==> inputs of trial 29 <==
Design SystolicCore, start of the top module:
module SystolicCore(
	input clk,
	input rst,
	input start,
	input mode_conv_mm,
	input isac,
	input isrelu,
	input isbn,
	input [22:0] dfsm_config,
	input all_data_rdy,
	input pe_config_1_1,
	input pe_config_1_2,
	input pe_config_1_3,
	input pe_config_2_1,
	input pe_config_2_2,
	input pe_config_2_3,
	input [7:0] data_horz_1_1,
	input [7:0] data_horz_1_2,
	input [7:0] data_horz_1_3,
	input [7:0] data_horz_2_1,
	input [7:0] data_horz_2_2,
	input [7:0] data_horz_2_3,
	input [7:0] data_obli_1,
	input [7:0] data_obli_2,
	input [7:0] data_obli_3,
	input [7:0] data_obli_4,
	input [7:0] data_obli_5,
	input [7:0] data_obli_6,
	input [15:0] data_bn_1,
	input [15:0] data_bn_2,
	input data_bn_en,
	output data_preread,
	output [7:0] dout_1_1,
	output [7:0] dout_1_2,
	output [7:0] dout_1_3,
	output [7:0] dout_1_4,
	output [7:0] dout_2_1,
	output [7:0] dout_2_2,
	output [7:0] dout_2_3,
	output [7:0] dout_2_4,
	output dout_en_1_1,
	output dout_en_1_2,
	output dout_en_1_3,
	output dout_en_1_4,
	output dout_en_2_1,
	output dout_en_2_2,
	output dout_en_2_3,
	output dout_en_2_4
);
==> flow/config.mk <==
export PLATFORM = sky130hd
export DESIGN_NAME = SystolicCore
export DESIGN_NICKNAME = SystolicCore
export VERILOG_FILES = /design/flow/design.v
export SDC_FILE = /design/flow/constraint.sdc
export NUM_CORES = 4
export LEC_CHECK = 0
export ABC_AREA = 0
export CAP_MARGIN = 40
export CELL_PAD_IN_SITES_DETAIL_PLACEMENT = 2
export CORE_ASPECT_RATIO = 0.55
export CORE_MARGIN = 2
export CORE_UTILIZATION = 51
export GPL_ROUTABILITY_DRIVEN = 0
export HOLD_SLACK_MARGIN = -0.05
export MIN_ROUTING_LAYER = met1
export PLACE_DENSITY = 0.76
export SETUP_SLACK_MARGIN = 2.9
export SLEW_MARGIN = 20
export TNS_END_PERCENT = 60
==> flow/constraint.sdc <==
create_clock -name core_clock -period 18.1 [get_ports {clk}]
set_input_delay 3.6200 -clock core_clock [delete_from_list [all_inputs] [get_ports {clk}]]
set_output_delay 3.6200 -clock core_clock [all_outputs]
set_load 0.01 [all_outputs]
run.sh (not shown) runs the stock make flow with config.mk's settings and CLKGATE_MAP_FILE=.
==> trial 5: changes against trial 29 <==
==> flow/config.mk (replaced) <==
export PLATFORM = sky130hd
export DESIGN_NAME = SystolicCore
export DESIGN_NICKNAME = SystolicCore
export VERILOG_FILES = /design/flow/design.v
export SDC_FILE = /design/flow/constraint.sdc
export NUM_CORES = 4
export LEC_CHECK = 0
export CAP_MARGIN = 20
export CORE_MARGIN = 2
export CORE_UTILIZATION = 45
export GPL_ROUTABILITY_DRIVEN = 0
export PLACE_DENSITY = 0.6
export SLEW_MARGIN = 20
export TNS_END_PERCENT = 30
==> flow/constraint.sdc (replaced) <==
create_clock -name core_clock -period 12.0 [get_ports {clk}]
set_input_delay 2.4000 -clock core_clock [delete_from_list [all_inputs] [get_ports {clk}]]
set_output_delay 2.4000 -clock core_clock [all_outputs]
set_load 0.01 [all_outputs]
==> summary of the runs <==
Trial 5 went through all stages and came out clean. Trial 29 stopped in detailed placement (3_5_place_dp) (DPL-0033).
Synthesized area is the same in trial 29 and trial 5.
Between trial 29 and trial 5, the lower die size is in trial 29 (gap about 12%, measured against trial 5).
In synthesized cell count, trial 29 and trial 5 do not differ.
==> figures <==
metric                                                                trial 5                           trial 29
Complex-gate fraction of the synthesized area                           6.99%                              6.99%
Starting Density                                                        45.2%                              51.4%
Share of async-settable or async-resettable flops after synthesis          0%                                 0%
Die Y-Extent                                                           468 um                             327 um
Count of port buffers added during placement                              238                                238
Cell count listed in synth_stat.txt                                     10700                              10700
Chip Area, Yosys                                                   0.0969 mm2                         0.0969 mm2
Mapped Area                                                        0.0969 mm2                         0.0969 mm2
Register share after synthesis                                          30.3%                              30.3%
XOR/XNOR share of the synthesized area                                  6.51%                              6.51%
Core Region                                                         0.214 mm2                          0.189 mm2
Synth top cell by count                                               dfxtp_1                            dfxtp_1
Area fraction in mux cells                                              1.85%                              1.85%
Synthesized flop and latch total                                         1469                               1469
Standard-cell row count                                                   170                                118
Status                                       no timing/DRC/antenna violations             stopped before the end
Last stage reached                                                          -  detailed placement (3_5_place_dp)
Floorplan die width                                                    468 um                             592 um
Total Die Area                                                      0.219 mm2                          0.194 mm2
Count of yosys warnings during synthesis                                    5                                  5
Post-Synth Adder-Cell Area                                              27.7%                              27.7%
Post-Synthesis Mean Instance Area                                    9.09 um2                           9.09 um2
Count of library flops with an enable pin                                   0                                  0

* * *

==> run R <==
Starting RTL as in the previous note.
==> flow/config.mk <==
export PLATFORM = sky130hd
export DESIGN_NAME = SystolicCore
export DESIGN_NICKNAME = SystolicCore
export VERILOG_FILES = /design/flow/design.v
export SDC_FILE = /design/flow/constraint.sdc
export NUM_CORES = 4
export LEC_CHECK = 0
export ABC_AREA = 1
export CAP_MARGIN = 20
export CELL_PAD_IN_SITES_GLOBAL_PLACEMENT = 0
export CORE_MARGIN = 2
export CORE_UTILIZATION = 72
export CTS_CLUSTER_SIZE = 74
export HOLD_SLACK_MARGIN = 0.29
export PLACE_DENSITY_LB_ADDON = 0.24
export SETUP_SLACK_MARGIN = -0.12
export SLEW_MARGIN = 20
export TNS_END_PERCENT = 85
==> flow/constraint.sdc <==
create_clock -name core_clock -period 6.69 [get_ports {clk}]
set_input_delay 1.3380 -clock core_clock [delete_from_list [all_inputs] [get_ports {clk}]]
set_output_delay 1.3380 -clock core_clock [all_outputs]
set_load 0.01 [all_outputs]
==> run G: changes against run R <==
ABC_AREA = not set   (was 1)
CELL_PAD_IN_SITES_GLOBAL_PLACEMENT = not set   (was 0)
CORE_UTILIZATION = 66   (was 72)
CTS_CLUSTER_SIZE = not set   (was 74)
HOLD_SLACK_MARGIN = not set   (was 0.29)
PLACE_DENSITY = 0.37   (was not set)
PLACE_DENSITY_LB_ADDON = not set   (was 0.24)
SETUP_SLACK_MARGIN = not set   (was -0.12)
TNS_END_PERCENT = not set   (was 85)
==> flow/constraint.sdc (replaced) <==
create_clock -name core_clock -period 11.8 [get_ports {clk}]
set_input_delay 2.3600 -clock core_clock [delete_from_list [all_inputs] [get_ports {clk}]]
set_output_delay 2.3600 -clock core_clock [all_outputs]
set_load 0.01 [all_outputs]
==> run H: changes against run R <==
CELL_PAD_IN_SITES_GLOBAL_PLACEMENT = not set   (was 0)
CORE_UTILIZATION = 59   (was 72)
CTS_CLUSTER_SIZE = not set   (was 74)
HOLD_SLACK_MARGIN = not set   (was 0.29)
PLACE_DENSITY = 0.37   (was not set)
PLACE_DENSITY_LB_ADDON = not set   (was 0.24)
SETUP_SLACK_MARGIN = not set   (was -0.12)
TNS_END_PERCENT = not set   (was 85)
==> flow/constraint.sdc (replaced) <==
create_clock -name core_clock -period 5.74 [get_ports {clk}]
set_input_delay 1.1480 -clock core_clock [delete_from_list [all_inputs] [get_ports {clk}]]
set_output_delay 1.1480 -clock core_clock [all_outputs]
set_load 0.01 [all_outputs]
==> run Z: changes against run R <==
ABC_AREA = not set   (was 1)
CELL_PAD_IN_SITES_GLOBAL_PLACEMENT = not set   (was 0)
CORE_UTILIZATION = 45   (was 72)
CTS_CLUSTER_SIZE = not set   (was 74)
HOLD_SLACK_MARGIN = not set   (was 0.29)
PLACE_DENSITY = 0.6   (was not set)
PLACE_DENSITY_LB_ADDON = not set   (was 0.24)
SETUP_SLACK_MARGIN = not set   (was -0.12)
TNS_END_PERCENT = not set   (was 85)
==> flow/constraint.sdc (replaced) <==
create_clock -name core_clock -period 8.08 [get_ports {clk}]
set_input_delay 1.6160 -clock core_clock [delete_from_list [all_inputs] [get_ports {clk}]]
set_output_delay 1.6160 -clock core_clock [all_outputs]
set_load 0.01 [all_outputs]
==> results.toml <==
# yosys + openroad results
[sta]
fin_ws_ps = -2131
setup_viol = 64

[outcome]
outcome = "complete, but fails checks"
check-failures = "negative setup slack"
the above is filed under run H

==> results.toml <==
# yosys + openroad results
[outcome]
outcome = "complete, but fails checks"
check-failures = "negative setup slack"

[sta]
fin_ws_ps = -1647
setup_viol = 64

[logic_synthesis]
yosys-top-cells-count = "inv_1, nand2_1, dfxtp_1"
enable_flop_cells = 0

[finish]
fin_cells = 17002

[drt]
drc = 0
the above is filed under run R

==> results.toml <==
# yosys + openroad results
[outcome]
outcome = "no timing/DRC/antenna violations"

[sta]
setup_viol = 0
fin_ws_ps = 179.2

[drt]
drt-total-wl_mm = 251.0

[finish]
design.seq.count = 1469

[logic_synthesis]
ys_warn_count = 5
the above is filed under run G

==> results.toml <==
# yosys + openroad results
[outcome]
outcome = "complete, but fails checks"
check-failures = "negative setup slack"

[sta]
worst_clock_skew_ps = 30.81
setup_viol = 64
fin_ws_ps = -1206

[critical_path]
r2r_end = "bank_2.p_2_2.m_reg[7]"

[pwr]
switchingPower_uw = 3806
the above is filed under run Z


* * *

==> inputs of job 1165 <==
Starting RTL as in the previous note.
## SystolicCore
module SystolicCore(
	input clk,
	input rst,
	input start,
	input mode_conv_mm,
	input isac,
	input isrelu,
	input isbn,
	input [22:0] dfsm_config,
	input all_data_rdy,
	input pe_config_1_1,
	input pe_config_1_2,
	input pe_config_1_3,
	input pe_config_2_1,
	input pe_config_2_2,
	input pe_config_2_3,
	input [7:0] data_horz_1_1,
	input [7:0] data_horz_1_2,
	input [7:0] data_horz_1_3,
	input [7:0] data_horz_2_1,
	input [7:0] data_horz_2_2,
	input [7:0] data_horz_2_3,
	input [7:0] data_obli_1,
	input [7:0] data_obli_2,
	input [7:0] data_obli_3,
	input [7:0] data_obli_4,
	input [7:0] data_obli_5,
	input [7:0] data_obli_6,
	input [15:0] data_bn_1,
	input [15:0] data_bn_2,
	input data_bn_en,
	output data_preread,
	output [7:0] dout_1_1,
	output [7:0] dout_1_2,
	output [7:0] dout_1_3,
	output [7:0] dout_1_4,
	output [7:0] dout_2_1,
	output [7:0] dout_2_2,
	output [7:0] dout_2_3,
	output [7:0] dout_2_4,
	output dout_en_1_1,
	output dout_en_1_2,
	output dout_en_1_3,
	output dout_en_1_4,
	output dout_en_2_1,
	output dout_en_2_2,
	output dout_en_2_3,
	output dout_en_2_4
);
Settings: LEC_CHECK=0, CAP_MARGIN=30, CORE_MARGIN=2, CORE_UTILIZATION=26, GPL_ROUTABILITY_DRIVEN=1, HOLD_SLACK_MARGIN=0.29, MAX_ROUTING_LAYER=met4, PLACE_DENSITY_LB_ADDON=0.02, SETUP_SLACK_MARGIN=2.07, SLEW_MARGIN=20; clock period 12.9 ns.
==> job 4322: changes against job 1165 <==
ABC_AREA = 0   (was not set)
CAP_MARGIN = 20   (was 30)
CORE_UTILIZATION = 72   (was 26)
GPL_ROUTABILITY_DRIVEN = not set   (was 1)
HOLD_SLACK_MARGIN = not set   (was 0.29)
MAX_ROUTING_LAYER = not set   (was met4)
PLACE_DENSITY = 0.78   (was not set)
PLACE_DENSITY_LB_ADDON = not set   (was 0.02)
SETUP_SLACK_MARGIN = 1.94   (was 2.07)
==> flow/constraint.sdc (replaced) <==
create_clock -name core_clock -period 6.67 [get_ports {clk}]
set_input_delay 1.3340 -clock core_clock [delete_from_list [all_inputs] [get_ports {clk}]]
set_output_delay 1.3340 -clock core_clock [all_outputs]
set_load 0.01 [all_outputs]
==> job 4732: changes against job 1165 <==
CORE_ASPECT_RATIO = 1.01   (was not set)
CORE_MARGIN = 3   (was 2)
CTS_CLUSTER_DIAMETER = 112   (was not set)
GPL_ROUTABILITY_DRIVEN = 0   (was 1)
HOLD_SLACK_MARGIN = not set   (was 0.29)
SLEW_MARGIN = 30   (was 20)
==> flow/constraint.sdc (replaced) <==
create_clock -name core_clock -period 7.3 [get_ports {clk}]
set_input_delay 1.4600 -clock core_clock [delete_from_list [all_inputs] [get_ports {clk}]]
set_output_delay 1.4600 -clock core_clock [all_outputs]
set_load 0.01 [all_outputs]
==> results <==
Job 4732 produced a layout that fails on setup timing. Job 4322 finished with setup timing left. Job 1165 completed without violations.
The highest sequential power belongs to job 4322, the lowest to job 1165.
Flip-flop count is the same in job 1165 and job 4732.
Utilization, highest first: job 4322, job 4732, job 1165.
Of job 1165 and job 4322, job 4322 has the higher worst hold slack (gap 4.4 ps).
Of job 4322 and job 4732, job 4732 has the higher wire length (gap about 19%, measured against job 4732).
Power, highest first: job 4732, job 4322, job 1165.
Clock skew: job 4322 is higher than job 4732 (18 ps).
Clock power, highest first: job 4732, job 4322, job 1165.
Against job 4322, the sequential share of layout area of job 4732 is lower by 1.2 points.
The lowest final cell count belongs to job 4322, the highest to job 4732.
==> figures <==
| item | job 4732 | job 1165 | job 4322 |
|---|---|---|---|
| Run status | failed layout checks | no timing/DRC/antenna violations | failed layout checks |
| Layout check failures | setup timing | - | setup timing |
| Met3 GRT Util | 1.69% | 1.82% | 6.64% |
| Combinational fraction of the cell area | 54.2% | 55.4% | 56.9% |
| First-pass detailed-route iteration total | 7 | 7 | 6 |
| TAP cells | 4,859 | 4,972 | 1,768 |
| Number of CTS-inserted buffers | 195 | 196 | 154 |
| Non-filler cells in the finished layout | 16,395 | 16,181 | 13,196 |
| Post-DP Area | 109,000 um^2 | 105,000 um^2 | 105,000 um^2 |
| Sequential standard cell area | 29,400 um^2 | 29,400 um^2 | 29,400 um^2 |
| Worst IR Drop VDD | 0.158 mV | 0.0876 mV | 0.245 mV |
| Core Box Area | 370,000 um^2 | 372,000 um^2 | 133,000 um^2 |
| Total wirelength of the detailed-routed design | 332,000 um | 330,000 um | 270,000 um |
| Peak per-stage delay on the critical path | 490 ps | 520 ps | 550 ps |
| Final setup skew | 40.5 ps | 44.6 ps | 58.3 ps |
| Setup tns final | -88,440 ps | 0 ps | -120,130 ps |
| Power share of the combinational group | 4.7% | 4.4% | 5.0% |
| Worst-margin pin slew | 940 ps | 1130 ps | 1070 ps |
| Via count of the first global-routing pass | 77,394 | 76,960 | 80,273 |
| Number of cells after detailed placement | 15,932 | 15,644 | 12,782 |
| Final Net Count | 13,257 | 12,941 | 13,202 |
| Final Instance Area | 118,000 um^2 | 115,000 um^2 | 112,000 um^2 |

* * *

==> 12-24 <==
SystolicCore again, from the RTL that the note above started with.
==> flow/config.mk <==
export PLATFORM = sky130hd
export DESIGN_NAME = SystolicCore
export DESIGN_NICKNAME = SystolicCore
export VERILOG_FILES = /design/flow/design.v
export SDC_FILE = /design/flow/constraint.sdc
export NUM_CORES = 4
export LEC_CHECK = 0
export CAP_MARGIN = 0
export CORE_MARGIN = 2
export CORE_UTILIZATION = 15
export CTS_CLUSTER_DIAMETER = 25
export GPL_ROUTABILITY_DRIVEN = 0
export MIN_ROUTING_LAYER = met1
export PLACE_DENSITY_LB_ADDON = 0.23
export SLEW_MARGIN = 10
export TNS_END_PERCENT = 95
==> flow/constraint.sdc <==
create_clock -name core_clock -period 12.0 [get_ports {clk}]
set_input_delay 2.4000 -clock core_clock [delete_from_list [all_inputs] [get_ports {clk}]]
set_output_delay 2.4000 -clock core_clock [all_outputs]
set_load 0.01 [all_outputs]
==> 12-15 (differences from 12-24) <==
==> flow/config.mk (replaced) <==
export PLATFORM = sky130hd
export DESIGN_NAME = SystolicCore
export DESIGN_NICKNAME = SystolicCore
export VERILOG_FILES = /design/flow/design.v
export SDC_FILE = /design/flow/constraint.sdc
export NUM_CORES = 4
export LEC_CHECK = 0
export CAP_MARGIN = 20
export CORE_MARGIN = 2
export CORE_UTILIZATION = 33
export PLACE_DENSITY = 0.6
export SLEW_MARGIN = 20
==> flow/constraint.sdc (replaced) <==
create_clock -name core_clock -period 11.8 [get_ports {clk}]
set_input_delay 2.3600 -clock core_clock [delete_from_list [all_inputs] [get_ports {clk}]]
set_output_delay 2.3600 -clock core_clock [all_outputs]
set_load 0.01 [all_outputs]
==> 12-20 (differences from 12-24) <==
==> flow/config.mk (replaced) <==
export PLATFORM = sky130hd
export DESIGN_NAME = SystolicCore
export DESIGN_NICKNAME = SystolicCore
export VERILOG_FILES = /design/flow/design.v
export SDC_FILE = /design/flow/constraint.sdc
export NUM_CORES = 4
export LEC_CHECK = 0
export ABC_AREA = 1
export CAP_MARGIN = 20
export CORE_MARGIN = 2
export CORE_UTILIZATION = 70
export PLACE_DENSITY = 0.67
export SLEW_MARGIN = 20
==> flow/constraint.sdc (replaced) <==
create_clock -name core_clock -period 6.57 [get_ports {clk}]
set_input_delay 1.3140 -clock core_clock [delete_from_list [all_inputs] [get_ports {clk}]]
set_output_delay 1.3140 -clock core_clock [all_outputs]
set_load 0.01 [all_outputs]
==> 05-26 (differences from 12-24) <==
==> flow/config.mk (replaced) <==
export PLATFORM = sky130hd
export DESIGN_NAME = SystolicCore
export DESIGN_NICKNAME = SystolicCore
export VERILOG_FILES = /design/flow/design.v
export SDC_FILE = /design/flow/constraint.sdc
export NUM_CORES = 4
export LEC_CHECK = 0
export CAP_MARGIN = 20
export CORE_MARGIN = 2
export CORE_UTILIZATION = 45
export PLACE_DENSITY = 0.6
export SLEW_MARGIN = 20
==> flow/constraint.sdc (replaced) <==
create_clock -name core_clock -period 11.8 [get_ports {clk}]
set_input_delay 2.3600 -clock core_clock [delete_from_list [all_inputs] [get_ports {clk}]]
set_output_delay 2.3600 -clock core_clock [all_outputs]
set_load 0.01 [all_outputs]
==> impl_metrics.json <==
{
  "run_status": "no timing/DRC/antenna violations",
  "drtIter0Drc": 4039,
  "swShare_pct": 22.3,
  "max-vdd-ir-drop_uv": 111,
  "comb-cell-share_pct": 48.8,
  "finClkSkew_ns": 0.0506,
  "power_frac_seq_pct": 27.7,
  "dieArea_sq_um": 653000,
  "fin_tns_setup_ns": 0,
  "power_frac_clock_pct": 69.5,
  "most_common_cell": "dfxtp_1",
  "path_max_fanout": 16,
  "fin_hold_ws_ns": 0.321
}
The numbers above come from 12-24.

==> impl_metrics.json <==
{
  "drtIter0Drc": 4596,
  "use_met3_pct": 2.32,
  "run_status": "no timing/DRC/antenna violations",
  "top_logic_kind": "adder cells",
  "finClkSkew_ns": 0.0646,
  "dieArea_sq_um": 298000,
  "logic_gate_count": 7665,
  "min_from": "fsm_1.D_dly[0]",
  "power_frac_clock_pct": 50.1,
  "power_frac_seq_pct": 45.6,
  "swShare_pct": 23.2,
  "max-vdd-ir-drop_uv": 106,
  "gr-usage-all-layers_pct": 17.4,
  "fin_hold_ws_ns": 0.301,
  "fin_tns_setup_ns": 0,
  "most_common_cell": "dfxtp_1",
  "path_max_fanout": 32,
  "comb-cell-share_pct": 56.3,
  "path_buffers": 5
}
The numbers above come from 12-15.

==> impl_metrics.json <==
{
  "run_status": "failed layout checks",
  "so_faults": "negative setup slack",
  "path_max_fanout": 7,
  "fin_hold_ws_ns": 0.322,
  "drtIter0Drc": 7987,
  "setup_viol": 64,
  "swShare_pct": 24.6,
  "power_frac_seq_pct": 46.2,
  "finClkSkew_ns": 0.0521,
  "comb-cell-share_pct": 52.9,
  "setup_ws_ns": -1.62,
  "power_frac_clock_pct": 47.3
}
The numbers above come from 12-20.

==> impl_metrics.json <==
{
  "fin_hold_ws_ns": 0.326,
  "power_frac_clock_pct": 50.1,
  "run_status": "no timing/DRC/antenna violations",
  "top_logic_kind": "adder cells",
  "swShare_pct": 24.0,
  "drtIter0Drc": 4428,
  "cts_made_buffers": 168,
  "max-vdd-ir-drop_uv": 155,
  "grt_use_met1_pct": 32.2,
  "path_max_fanout": 34,
  "dieArea_sq_um": 219000,
  "p_leak_nw": 52.7,
  "finClkSkew_ns": 0.0666,
  "most_common_cell": "dfxtp_1",
  "route.detailed.drc": 0,
  "pg_clk_w": 0.00558,
  "hold_path_depth": 0
}
The numbers above come from 05-26.

Power is estimated from default activity; no workload was simulated.
